Setup of wip/lagoon:
==> flow/design.v <==
module fpmultiplier (output logic [31:0] product, output logic ready,
		input logic [31:0] a, input logic clock, nreset);
enum {activation, start, loada, loadb, check, special, regularcalculation,carries, final_output}state;
logic [31:0] multi_a, multi_b;
logic [47:0] manti_48bit;
logic [22:0] manti_23bit; 
logic [9:0] expon; 
logic sign;
logic infinite_a,NaN_a,zero_a,infinite_b,NaN_b,zero_b; 
assign  infinite_a = (multi_a[30:23]==8'b11111111)&&(multi_a[22:0]==0);
assign  NaN_a = (multi_a[30:23]==8'b11111111)&&(multi_a[22:0]!=0);
assign  zero_a = (multi_a[30:23]==0);
assign  infinite_b = (multi_b[30:23]==8'b11111111)&&(multi_b[22:0]==0);
assign  NaN_b = (multi_b[30:23]==8'b11111111)&&(multi_b[22:0]!=0);
assign  zero_b = (multi_b[30:23]==0); 
always_ff @(posedge clock, negedge nreset)
if (~nreset)
  begin 
  product <=0;
  multi_a <= 0;
  multi_b <= 0;
  state <= start;
  ready <= 0;
  end
else
begin 
  case (state)
    activation:
           begin
           ready <=1;
           end
    start: 
           begin
           ready <= 0;
           state <= loada;
           end
    loada: 
           begin 
           multi_a <= a;
           state <= loadb;
           end
    loadb: 
           begin
           multi_b <= a;
           state <= check;        
           end
    check:
           begin
           sign <= multi_a[31]^multi_b[31];
           if(NaN_a||infinite_a||zero_a||NaN_b||infinite_b||zero_b)
           state <= special;
           else
           state <= regularcalculation;
           end
    special:
           begin
            state <= final_output;
            if (NaN_a||NaN_b) 
              begin
              expon <= 10'b0011111111;
              manti_23bit <= 1;
              end
            else if (infinite_a||infinite_b) 
              begin
              if (zero_a|zero_b)  
                begin
                expon <= 10'b0011111111;
                manti_23bit <= 1;  
                end
              else 
                begin
                expon <= 10'b0011111111;
                manti_23bit <= 0;
                end
              end
            else 
              begin 
              expon <= 10'b0000000000;
              manti_23bit <= 0;
              end
           end
    regularcalculation:
           begin
           state <= carries;
           sign <= multi_a[31]^multi_b[31];
           manti_48bit <= {1'b1, {multi_a[22:0]}}*{1'b1, {multi_b[22:0]}};
           expon <= {2'b00,multi_a[30:23]}+{2'b00,multi_b[30:23]}-10'd127; 
           end 
    carries:
           begin 
           state <= final_output;
           if (manti_48bit[47]==1)  
             begin
             expon <= expon + 1'b1; 
             manti_48bit <= manti_48bit>>1|{{25{1'b0}},1'b1,{22{1'b0}}}; 
             end
           else
             begin  
             manti_48bit <= manti_48bit|{{25{1'b0}},1'b1,{22{1'b0}}}; 
             end
           end
    final_output:
           begin 
           ready <= 1;
           state <= start;        
           if (NaN_a||infinite_a||zero_a||NaN_b||infinite_b||zero_b)
             product <= {sign,expon[7:0],manti_23bit};
           else if ($signed(expon) >= 255)
             product <= {sign,8'b11111111,23'd0};
           else if ($signed(expon) <= 0)
             product <= {sign,31'd0};
           else 
             product <= {sign,expon[7:0],manti_48bit[45:23]};
           end 
  endcase
end
endmodule
==> flow/config.mk <==
export PLATFORM = sky130hd
export DESIGN_NAME = fpmultiplier
export DESIGN_NICKNAME = fpmultiplier
export VERILOG_FILES = /design/flow/design.v
export SDC_FILE = /design/flow/constraint.sdc
export NUM_CORES = 4
export LEC_CHECK = 0
export CAP_MARGIN = 20
export CORE_MARGIN = 2
export CORE_UTILIZATION = 66
export CTS_CLUSTER_DIAMETER = 31
export HOLD_SLACK_MARGIN = -0.09
export PLACE_DENSITY = 0.6
export SETUP_SLACK_MARGIN = 0.83
export SLEW_MARGIN = 20
export TNS_END_PERCENT = 5
==> flow/constraint.sdc <==
create_clock -name core_clock -period 6.26 [get_ports {clock}]
set_input_delay 1.2520 -clock core_clock [delete_from_list [all_inputs] [get_ports {clock}]]
set_output_delay 1.2520 -clock core_clock [all_outputs]
set_load 0.01 [all_outputs]
run.sh (not shown) runs the stock make flow with config.mk's settings and CLKGATE_MAP_FILE=.
wip/lagoon completed end to end; final checks failed (setup timing).
Input changes introduced in wip/delta (baseline for comparison: wip/lagoon):
- HOLD_SLACK_MARGIN no longer set, was -0.09
- TNS_END_PERCENT no longer set, was 5
- CTS_CLUSTER_DIAMETER no longer set, was 31
- CORE_UTILIZATION now 40, was 66
- SETUP_SLACK_MARGIN no longer set, was 0.83
- the clock period (ns, I/O delays scaled along) now 8.27, was 6.26
### Flow results
Every stage of the flow completed for wip/delta, and the final layout passed the timing, DRC and antenna checks. As far as aggregate global routing overflow goes, wip/delta and wip/lagoon are indistinguishable; the numbers are identical. Sequential share of cell area delta for wip/delta relative to wip/lagoon: 0.91 points higher. The sequential power in wip/delta sits about 24% below the value recorded for wip/lagoon.
What wip/sierra does differently from wip/delta at the input level:
- TNS_END_PERCENT newly set to 5
- CORE_UTILIZATION changed from 40 to 58
- the clock period (ns, I/O delays scaled along) changed from 8.27 to 5.93
--- outcome ---
- Across wip/delta and wip/sierra, a clean result was obtained everywhere but in wip/sierra.
- The final reports for wip/sierra and wip/delta show summed negative setup slack over all endpoints lower in the former.
- wip/sierra has total of clock buffers placed in the layout below what wip/delta had.
- Relative to wip/delta, internal portion of total power has increased by 0.41 mW in wip/sierra.
- wip/sierra vs wip/delta — final core area utilization rose 25 points.
- Run comparison: wip/sierra worst setup path startpoint multi_b[6]; wip/delta worst setup path startpoint multi_b[3]
- Diff wip/delta -> wip/sierra: global routing met3 resource utilization went up 1.6 points; routability congestion estimate went up about 3%; relative slew slack went up 5.5 points; power went up 36%.
Setup changes, wip/sierra to wip/maple
- changing CORE_UTILIZATION from 58 to 72
- setting ABC_AREA to 1 for the first time
- removing TNS_END_PERCENT (formerly 5)
- changing the clock period (ns, I/O delays scaled along) from 5.93 to 3.59
## What came out
- For wip/maple, the flow was terminated by a tool error in global routing (5_1_grt) and produced no final design.
- [compare] base=wip/sierra new=wip/maple: floorplan-stage core utilization +14 points; post-synthesis chip area from yosys rose by 5.1%; xor and xnor fraction of the mapped netlist area has decreased; adder and majority gate portion of the synthesized area now sits lower; register share after synthesis shrank by 0.74 points.
- wip/maple vs. wip/sierra: post-cts sizing count went up by about 750%.
- Taking wip/sierra as the reference, in wip/maple x dimension of the die saw a decrease, I/O pin count saw little to no change, post-synthesis instance area saw an increase.

* * *

== job 101 ==
RTL: the design.v shown in full above, as it stands there.
Settings: LEC_CHECK=0, ABC_AREA=1, CAP_MARGIN=20, CORE_MARGIN=2, CORE_UTILIZATION=72, CTS_CLUSTER_SIZE=11, PLACE_DENSITY=0.6, SETUP_SLACK_MARGIN=0.72, SLEW_MARGIN=20; clock period 3.59 ns.
For job 101, the flow was terminated by a tool error in global routing and produced no final design.
Edits applied to the flow inputs when going from job 101 to job 102:
- CTS_CLUSTER_SIZE: 11 -> unset
- SETUP_SLACK_MARGIN: 0.72 -> -0.2
- the clock period (ns, I/O delays scaled along): 3.59 -> 7.06
[summary]
Every stage of the flow completed for job 102, and the final layout passed the timing, DRC and antenna checks.
Across both runs, placed instance count was lower for job 102 than for job 101.
Relative to job 101, the buffer count from post-CTS setup fixing of job 102 is lower by 75.
Comparing job 102 with job 101, the effective utilization at floorplan came out essentially unchanged.
Edits applied to the flow inputs when going from job 102 to job 103:
- swapping -0.2 for 0.72 in SETUP_SLACK_MARGIN
- putting TNS_END_PERCENT at 10 where nothing was set
- swapping 7.06 for 3.59 in the clock period (ns, I/O delays scaled along)
## What came out
- FAIL: job 103; every other run in job 102 and job 103 is clean
- Job 103 completed end to end; final checks failed (negative setup slack).
- Comparing job 102 against job 103, there is no change at all in CTS H-tree depth.
- The setup slack in job 103 sits 3.48 ns below the value recorded for job 102.
- Compare job 102 and job 103 | cell area reported after detailed placement lower: job 102
- Job 103 does worse than job 102 on global-route wire length before repair.
- Relative to job 102, synthesis-to-finish area growth has gone up in job 103.
diff inputs: job 103 => job 104
- a deleted SETUP_SLACK_MARGIN that had been 0.72
- a deleted TNS_END_PERCENT that had been 10
- a change of the clock period (ns, I/O delays scaled along) from 3.59 to 7.86
## What came out
Job 104 did not stop at any stage, and its layout met the timing, DRC and antenna checks.
On aggregate negative setup slack: job 104 sits above job 103.
Post-route clock period utilization was lower in job 104 than in job 103.
Looking at maximum operating frequency, job 104 sits 6.0% below job 103.
Compare job 104 and job 103 | delay of the slowest critical-path stage higher: job 104
The run showing the smaller final core utilization is job 104.
Count of nets after finishing, job 104 and job 103: lower on job 104
Delta (job 104 minus job 103): fraction of area in registers rose 1.2 points, total power decreased 55%, net switching power shows a reduction of 58%.
The inputs of job 105 differ from those of job 104 as listed below.
- GPL_TIMING_DRIVEN now 0, previously not set
- CORE_UTILIZATION now 40, was 72
- the clock period (ns, I/O delays scaled along) now 9.37, was 7.86
==> results <==
Every stage of the flow completed for job 105, and the final layout passed the timing, DRC and antenna checks. Re post-route fraction of the period consumed by the critical path: job 104 was higher than job 105. Cmp job 105 vs job 104: global-route wire length before repair higher in job 105. Relative to job 104, the worst voltage drop across the vdd grid measured on job 105 has decreased by more than 10%. Diff job 105 and job 104: design area higher in job 105. Cmp job 105 vs job 104: total of clock buffers placed in the layout lower in job 105. The sequential share of cell area number comes out lower for job 105 vs job 104. STATUS slack of the critical path: job 105 wins against job 104. Job 105 — transition time of the tightest slew-check pin 0.092 ns lower, job 104 as reference.

* * *

// fpmultiplier: RTL as listed in full above, without the edits since
==> flow/config.mk <==
export PLATFORM = sky130hd
export DESIGN_NAME = fpmultiplier
export DESIGN_NICKNAME = fpmultiplier
export VERILOG_FILES = /design/flow/design.v
export SDC_FILE = /design/flow/constraint.sdc
export NUM_CORES = 4
export LEC_CHECK = 0
export ABC_AREA = 0
export CAP_MARGIN = 20
export CORE_ASPECT_RATIO = 1.02
export CORE_MARGIN = 9
export CORE_UTILIZATION = 40
export CTS_CLUSTER_SIZE = 72
export GPL_TIMING_DRIVEN = 0
export PLACE_DENSITY = 0.47
export SETUP_SLACK_MARGIN = 1.93
export SLEW_MARGIN = 0
==> flow/constraint.sdc <==
create_clock -name core_clock -period 9.37 [get_ports {clock}]
set_input_delay 1.8740 -clock core_clock [delete_from_list [all_inputs] [get_ports {clock}]]
set_output_delay 1.8740 -clock core_clock [all_outputs]
set_load 0.01 [all_outputs]
Rerun with:
==> flow/config.mk (replaced) <==
export PLATFORM = sky130hd
export DESIGN_NAME = fpmultiplier
export DESIGN_NICKNAME = fpmultiplier
export VERILOG_FILES = /design/flow/design.v
export SDC_FILE = /design/flow/constraint.sdc
export NUM_CORES = 4
export LEC_CHECK = 0
export CAP_MARGIN = 20
export CORE_MARGIN = 8
export CORE_UTILIZATION = 40
export MAX_ROUTING_LAYER = met4
export SLEW_MARGIN = 15
==> flow/constraint.sdc (replaced) <==
create_clock -name core_clock -period 9.0 [get_ports {clock}]
set_input_delay 1.8000 -clock core_clock [delete_from_list [all_inputs] [get_ports {clock}]]
set_output_delay 1.8000 -clock core_clock [all_outputs]
set_load 0.01 [all_outputs]
Outcome:
- The changed run completed without violations
- cell area falls by a few percent
- core utilization falls by 2.3 points
- area after synthesis stays the same
- sequential cell count does not change
- fmax falls by roughly a tenth
- routed wire length falls by about a fifth
- sequential power rises by a few percent
- count of clock-buffer cells in the layout falls by 1
- total power rises by a little under a tenth
Rerun with:
--- a/flow/config.mk
+++ b/flow/config.mk
@@ -9,4 +9,8 @@
-export CORE_MARGIN = 8
-export CORE_UTILIZATION = 40
-export MAX_ROUTING_LAYER = met4
-export SLEW_MARGIN = 15
+export CORE_MARGIN = 2
+export CORE_UTILIZATION = 54
+export CTS_CLUSTER_DIAMETER = 396
+export CTS_CLUSTER_SIZE = 98
+export GPL_ROUTABILITY_DRIVEN = 0
+export PLACE_DENSITY = 0.6
+export SLEW_MARGIN = 20
+export TNS_END_PERCENT = 15
Effect:
- The new run went through all stages and came out clean
- clock-buffer cell count is higher by 1
- final cell count came out lower by 5.3%
- non-clock buffer count came out higher by 5
- die area shrinks by 32%
- clock power decreases by about 2%
- power decreases by 1.2%
- core utilization rose by 15 points
- final area drops by 0.78%
- global-route usage grows by 9.9 points
- critical path depth went up by 1
- setup slack is better by 0.26 ns
Rerun with:
--- a/flow/config.mk
+++ b/flow/config.mk
@@ -10,4 +10 @@
-export CORE_UTILIZATION = 54
-export CTS_CLUSTER_DIAMETER = 396
-export CTS_CLUSTER_SIZE = 98
-export GPL_ROUTABILITY_DRIVEN = 0
+export CORE_UTILIZATION = 29
@@ -16 +12,0 @@
-export TNS_END_PERCENT = 15
==> flow/constraint.sdc (replaced) <==
create_clock -name core_clock -period 8.27 [get_ports {clock}]
set_input_delay 1.6540 -clock core_clock [delete_from_list [all_inputs] [get_ports {clock}]]
set_output_delay 1.6540 -clock core_clock [all_outputs]
set_load 0.01 [all_outputs]
=>
- The changed run finished with timing, DRC and antenna clean
- power climbs by 13%
- combinational power climbs by 10%
- cell count climbs by 17%
- clock-buffer cell count drops by 2
- synthesized cell count does not change
- worst setup slack gets worse by 0.47 ns
- die area climbs by 84%
- utilization drops by 26 points
- sequential power climbs by 8.8%
- global-route usage drops by 14 points
- fmax climbs by 3.5%
Rerun with:
--- a/flow/config.mk
+++ b/flow/config.mk
@@ -10 +10 @@
-export CORE_UTILIZATION = 29
+export CORE_UTILIZATION = 36
==> flow/constraint.sdc (replaced) <==
create_clock -name core_clock -period 13.4 [get_ports {clock}]
set_input_delay 2.6800 -clock core_clock [delete_from_list [all_inputs] [get_ports {clock}]]
set_output_delay 2.6800 -clock core_clock [all_outputs]
set_load 0.01 [all_outputs]
Outcome:
- design area shrinks slightly
- core utilization climbs by 7.2 points
- power went down by well over a third
Rerun with:
--- a/flow/config.mk
+++ b/flow/config.mk
@@ -10 +10 @@
-export CORE_UTILIZATION = 36
+export CORE_UTILIZATION = 66
Synthesized area does not change; routed wire length is lower by about 5%; first-iteration DRC count is lower by 5.1%; sequential share of layout area is higher by 0.27 points; global-route usage is higher by 16 points; final cell count is lower by 12%.

* * *

Setup of run A:
// fpmultiplier: RTL as listed in full above, without the edits since
export LEC_CHECK = 0
export CAP_MARGIN = 20
export CELL_PAD_IN_SITES_DETAIL_PLACEMENT = 2
export CELL_PAD_IN_SITES_GLOBAL_PLACEMENT = 3
export CORE_ASPECT_RATIO = 1.3
export CORE_MARGIN = 4
export CORE_UTILIZATION = 40
export CTS_CLUSTER_DIAMETER = 343
export CTS_CLUSTER_SIZE = 24
export GPL_ROUTABILITY_DRIVEN = 0
export GPL_TIMING_DRIVEN = 0
export MAX_ROUTING_LAYER = met4
export PLACE_DENSITY = 0.55
export SLEW_MARGIN = 20
create_clock -name core_clock -period 8.18 [get_ports {clock}]
The following lists how run B was set up differently from run A:
Settings: a deleted CELL_PAD_IN_SITES_DETAIL_PLACEMENT that had been 2; a change of CTS_CLUSTER_DIAMETER from 343 to 51; a deleted GPL_ROUTABILITY_DRIVEN that had been 0; a deleted GPL_TIMING_DRIVEN that had been 0; an added HOLD_SLACK_MARGIN of 0.04; a deleted PLACE_DENSITY that had been 0.55.
==> results <==
Relative to run A, the design area measured on run B has increased slightly. Run B against run A: proportion of power drawn by the clock network moved up; placed instance area went up 1.4%.
Inputs modified between run B and run C:
Settings: swapping 3 for 0 in CELL_PAD_IN_SITES_GLOBAL_PLACEMENT; swapping 40 for 62 in CORE_UTILIZATION; putting PLACE_DENSITY at 0.61 where nothing was set; swapping 24 for 99 in CTS_CLUSTER_SIZE; swapping 51 for 223 in CTS_CLUSTER_DIAMETER; swapping 1.3 for 0.5 in CORE_ASPECT_RATIO; clearing HOLD_SLACK_MARGIN, which used to be 0.04.
[summary]
Run C went all the way through the flow, and no timing, DRC or antenna check failed. Run C: share of the final layout cell area in sequential cells 0.35 points above run B. Setup WNS run B -> run C: worse. Run C vs. run B: via count now sits higher; routed via count divided by cell count now sits higher; starting density of the core now sits higher; final weighted congestion in routability-driven placement now sits higher; maximum clock frequency now sits lower. Going from run B to run C, the non-clock buffer count was found to have gone down by 40. Run C against run B: aggregate routed wire length went down by 19%, global-route met2 utilization increased by 3.7 points relative to the old numbers, layout sequential cell count did not really move.
For run D, these inputs were changed with respect to run C:
Settings: changing CORE_MARGIN from 4 to 9; changing CORE_UTILIZATION from 62 to 57; setting SETUP_SLACK_MARGIN to 1.55 for the first time; setting ABC_AREA to 0 for the first time; changing PLACE_DENSITY from 0.61 to 0.37.
==> results <==
After detailed routing, run C needs less wire than run D. Higher final critical delay including setup and external delays was reported by run C, not run D. When run D is measured against run C, its post-CTS setup buffer count turns out 129 higher. The proportion of cell area occupied by registers of run D falls short of that of run C by 0.82 points.
What run E does differently from run D at the input level:
Settings: PLACE_DENSITY: 0.37 -> unset; CTS_CLUSTER_DIAMETER: 223 -> unset; ABC_AREA: 0 -> unset; CORE_MARGIN: 9 -> 2; CTS_CLUSTER_SIZE: 99 -> 24; PLACE_DENSITY_LB_ADDON: unset -> 0.16; CORE_UTILIZATION: 57 -> 71; CORE_ASPECT_RATIO: 0.5 -> 1.3; SETUP_SLACK_MARGIN: 1.55 -> unset; the clock period (ns, I/O delays scaled along): 8.18 -> 6.56.
==> comparison <==
[run E] flow finished | final checks: failed | reasons: setup timing
Run E vs run D on register-to-register slack: run E is the lower one.
Relative to run D, summed area of non-filler cells in the final layout has gone up in run E.
Measured against run E, the non-clock buffer count of run D comes out at 0.75 times the reference value.
Note that the power consumed by the clock network recorded for run E amounts to 1.17 times the value seen in run D.
Run E: met2 track utilization from global routing is 31 points higher than what run D reported.
The higher maximum vdd drop of run E and run D is in run E.
Power figures rest on the tool's default switching activity, not on a simulated workload.
